==> flow/design.v (excerpt) <==
module path_math
    (input [11:0] location,  
     input [11:0] target,  
     input [4:0] current_orientation,  
     input clock,
     input enable,
     input reset,
     output reg done,
	  output reg [4:0] needed_orientation,  
     output reg [11:0] move_command);  
	parameter DEG360 = 5'h18;
	parameter DEG180 = 5'h0C;
	reg [3:0] state;
	parameter IDLE 			 			= 4'h0;
	parameter NEEDED_ORIENTATION_1	= 4'h1;
	parameter ONE_CYCLE_DELAY_1		= 4'h2;
	parameter NEEDED_ORIENTATION_2	= 4'h3;
	parameter ONE_CYCLE_DELAY_2		= 4'h4;
	parameter PTC_AND_ANGLE 			= 4'h5;
	parameter DELTAS						= 4'h6;
	parameter ABS_DELTA_QUAD 			= 4'h7;
   parameter ORIENT_BASE_ANGLE		= 4'h8;
	parameter ABS_DY_DIV_SIN			= 4'h9;
	parameter REPORT			 			= 4'hF;
	reg orientation_helper_enable;
   wire [4:0] orientation_t;
	wire orientation_done;
   orientation_math om (.r_theta_original(location),.r_theta_final(target),.orientation(orientation_t),
  ...
For scale: about 290 flip-flops, ~50 I/O pins, ~0.041 mm^2 of cells after synthesis.
==> flow/config.mk <==
export PLATFORM = sky130hd
export DESIGN_NAME = path_math
export DESIGN_NICKNAME = path_math
export VERILOG_FILES = /design/flow/design.v
export SDC_FILE = /design/flow/constraint.sdc
export NUM_CORES = 4
export LEC_CHECK = 0
export CAP_MARGIN = 15
export CORE_MARGIN = 2
export CORE_UTILIZATION = 72
export CTS_CLUSTER_DIAMETER = 256
export SETUP_SLACK_MARGIN = -0.73
export SLEW_MARGIN = 40
==> flow/constraint.sdc <==
create_clock -name core_clock -period 7.29 [get_ports {clock}]
set_input_delay 1.4580 -clock core_clock [delete_from_list [all_inputs] [get_ports {clock}]]
set_output_delay 1.4580 -clock core_clock [all_outputs]
set_load 0.01 [all_outputs]
run.sh (not shown) runs the stock make flow with config.mk's settings and CLKGATE_MAP_FILE=.
The starting point produced a layout that fails on negative setup slack.
Edit:
- CAP_MARGIN: 15 -> 20
- CORE_UTILIZATION: 72 -> 40
- CTS_CLUSTER_DIAMETER: 256 -> default
- SETUP_SLACK_MARGIN: -0.73 -> default
- SLEW_MARGIN: 40 -> 20
- clock period: 7.29 -> 11.0 ns (I/O delays scaled with it)
Outcome: With this change the flow finished clean. Cell area shrinks by a little under a tenth. Worst hold slack degrades by 13 ps. Final cell count is higher by a few percent. Synthesized area stays the same. Clock-buffer cell count grows by 1. Global-route usage shrinks by 18 points. Utilization fell by 42 points. Die size grows by well over a third.
Edit:
- CORE_UTILIZATION: 40 -> 72
- CTS_CLUSTER_SIZE: default -> 32
- clock period: 11.0 -> 7.75 ns (I/O delays scaled with it)
Result:
- Now the flow finished but failed the layout checks on negative setup slack
- utilization came out higher by 43 points
- die size is lower by well over a third
- routed wire length grows by about a fifth
- setup slack degrades by 1600 ps
- final cell count drops by a few percent
Edit:
- ABC_AREA: default -> 1
- CTS_CLUSTER_SIZE: 32 -> 15
- SETUP_SLACK_MARGIN: default -> -0.81
- clock period: 7.75 -> 8.22 ns (I/O delays scaled with it)
What happened:
- The changed run completed and failed the layout checks on negative setup slack
- routed wire length went up by 12%
- final area rises by 1.6%
- worst setup slack improved by 420 ps
- global-route usage went up by 4.8 points
- clock-buffer cell count goes down by 4
- sequential share of layout area went down by 0.23 points
- synthesized area is higher by 6.9%
- final cell count climbs by 22%
- synthesized cell count went up by 28%
Edit:
- ABC_AREA: 1 -> default
- CAP_MARGIN: 20 -> 15
- CORE_UTILIZATION: 72 -> 71
- CTS_CLUSTER_SIZE: 15 -> default
- SETUP_SLACK_MARGIN: -0.81 -> default
- clock period: 8.22 -> 7.68 ns (I/O delays scaled with it)
After rerunning: The new run finished with negative setup slack left. Global-route usage fell by 3.4 points. Die size fell by about 5%. Flip-flop count is unchanged.

========
Setup of exp/pepper:
path_math again, from the RTL that the note above started with.
Settings: LEC_CHECK=0, CAP_MARGIN=15, CORE_MARGIN=2, CORE_UTILIZATION=72, CTS_CLUSTER_DIAMETER=256, HOLD_SLACK_MARGIN=-0.07, SETUP_SLACK_MARGIN=-0.73, SLEW_MARGIN=40; clock period 7.29 ns.
Finished, but not clean: exp/pepper, with negative setup slack.
diff inputs: exp/pepper => exp/quartz
Settings: CTS_CLUSTER_DIAMETER removed (was 256); CTS_CLUSTER_SIZE newly set to 31; HOLD_SLACK_MARGIN removed (was -0.07); SETUP_SLACK_MARGIN changed from -0.73 to -0.62; CORE_ASPECT_RATIO newly set to 0.9; the clock period (ns, I/O delays scaled along) changed from 7.29 to 6.1.
Findings:
exp/quartz: flow complete, layout not clean; failing: negative setup slack. The final report for exp/pepper shows a completed flow and a layout that fails verification, specifically negative setup slack. exp/quartz vs. exp/pepper: storage element area flat; setup slack down 2330 ps; starting density of the core up 0.46 points. Compared to exp/pepper, exp/quartz has detailed-route via count 8.5% higher. The cell count after placement number comes out lower for exp/pepper vs exp/quartz. Number of cells on the critical path of exp/quartz exceeds that of exp/pepper by a little under 10%. [compare] base=exp/pepper new=exp/quartz: pre-CTS setup slack lost 880 ps; utilization climbed 3.0 points; area of all placed cells without fillers picked up an extra about 3%; transition at the pin with the smallest max-transition slack +480 ps.
--- input diff exp/quartz..exp/willow ---
Settings: SETUP_SLACK_MARGIN changed from -0.62 to -0.74; the clock period (ns, I/O delays scaled along) changed from 6.1 to 7.31.
Results
Diff exp/quartz -> exp/willow: count of clock-buffer cells in the layout went up by about 24%; via count fell 3174; area growth from synthesis to layout dropped 4.4 points.
Final checks on exp/willow, whose flow otherwise completed, came back failing, citing negative setup slack.

========
Starting RTL as in the previous note.
==> flow/config.mk <==
export PLATFORM = sky130hd
export DESIGN_NAME = path_math
export DESIGN_NICKNAME = path_math
export VERILOG_FILES = /design/flow/design.v
export SDC_FILE = /design/flow/constraint.sdc
export NUM_CORES = 4
export LEC_CHECK = 0
export ABC_AREA = 1
export CAP_MARGIN = 20
export CELL_PAD_IN_SITES_DETAIL_PLACEMENT = 0
export CELL_PAD_IN_SITES_GLOBAL_PLACEMENT = 1
export CORE_ASPECT_RATIO = 1.07
export CORE_MARGIN = 2
export CORE_UTILIZATION = 16
export CTS_CLUSTER_DIAMETER = 328
export GPL_ROUTABILITY_DRIVEN = 0
export GPL_TIMING_DRIVEN = 1
export MAX_ROUTING_LAYER = met4
export PLACE_DENSITY_LB_ADDON = 0.19
export SETUP_SLACK_MARGIN = -0.87
export SLEW_MARGIN = 15
export TNS_END_PERCENT = 15
==> flow/constraint.sdc <==
create_clock -name core_clock -period 10.1 [get_ports {clock}]
set_input_delay 2.0200 -clock core_clock [delete_from_list [all_inputs] [get_ports {clock}]]
set_output_delay 2.0200 -clock core_clock [all_outputs]
set_load 0.01 [all_outputs]
Next try:
CELL_PAD_IN_SITES_DETAIL_PLACEMENT = default   (was 0)
CELL_PAD_IN_SITES_GLOBAL_PLACEMENT = default   (was 1)
CORE_ASPECT_RATIO = default   (was 1.07)
CORE_UTILIZATION = 65   (was 16)
CTS_CLUSTER_DIAMETER = default   (was 328)
GPL_ROUTABILITY_DRIVEN = default   (was 0)
GPL_TIMING_DRIVEN = default   (was 1)
MAX_ROUTING_LAYER = default   (was met4)
PLACE_DENSITY_LB_ADDON = default   (was 0.19)
SETUP_SLACK_MARGIN = default   (was -0.87)
SLEW_MARGIN = 20   (was 15)
TNS_END_PERCENT = default   (was 15)
clock period = 8.41 ns   (was 10.1 ns; I/O delays follow)
Outcome:
- routed wire length fell by 20%
- non-clock buffer count rose by 387
- count of clock-buffer cells in the layout fell by 14
- final cell count fell by 25%
- global-route usage rose by 23 points

========
path_math again, from the RTL that the note above started with.
Settings: LEC_CHECK=0, CAP_MARGIN=20, CELL_PAD_IN_SITES_GLOBAL_PLACEMENT=2, CORE_MARGIN=2, CORE_UTILIZATION=49, GPL_ROUTABILITY_DRIVEN=1, GPL_TIMING_DRIVEN=1, PLACE_DENSITY_LB_ADDON=0.01, SETUP_SLACK_MARGIN=1.7, SLEW_MARGIN=20; clock period 8.39 ns.
The starting point finished with setup timing left.
Rerun with:
CELL_PAD_IN_SITES_GLOBAL_PLACEMENT = not set   (was 2)
CORE_UTILIZATION = 66   (was 49)
CTS_CLUSTER_SIZE = 47   (was not set)
GPL_ROUTABILITY_DRIVEN = not set   (was 1)
GPL_TIMING_DRIVEN = not set   (was 1)
MAX_ROUTING_LAYER = met4   (was not set)
PLACE_DENSITY_LB_ADDON = not set   (was 0.01)
SETUP_SLACK_MARGIN = -0.86   (was 1.7)
clock period = 9.65 ns   (was 8.39 ns; I/O delays follow)
Outcome:
- The new run finished but failed the layout checks on setup timing
- routed wire length fell by 8.5%
- cell count fell by 8.2%
- register-to-register slack improved by 1200 ps
- cell area falls by 9.2%
- die area went down by 25%
- global-route usage is higher by 6.9 points
- worst hold slack barely changes
- first-iteration DRC count goes up by 27%
Rerun with:
CORE_UTILIZATION = 11   (was 66)
CTS_CLUSTER_SIZE = not set   (was 47)
MAX_ROUTING_LAYER = not set   (was met4)
SETUP_SLACK_MARGIN = not set   (was -0.86)
clock period = 12.8 ns   (was 9.65 ns; I/O delays follow)
Result: This time the run completed with no timing, DRC or antenna violations; clock skew is about the same; clock-buffer cell count rises by 8; hold slack stays flat.
Rerun with:
CORE_UTILIZATION = 72   (was 11)
MAX_ROUTING_LAYER = met4   (was not set)
PLACE_DENSITY_LB_ADDON = 0.02   (was not set)
SETUP_SLACK_MARGIN = 2.74   (was not set)
clock period = 9.6 ns   (was 12.8 ns; I/O delays follow)
This time the run ran to the end with violations: capacitance limit, slew limit, setup timing; final area is lower by 0.74%; wire length is higher by 22%; worst setup slack got worse by 2000 ps; worst hold slack got worse by 4.0 ps; core utilization is higher by 73 points; cell count is lower by 41%; area after synthesis does not change.
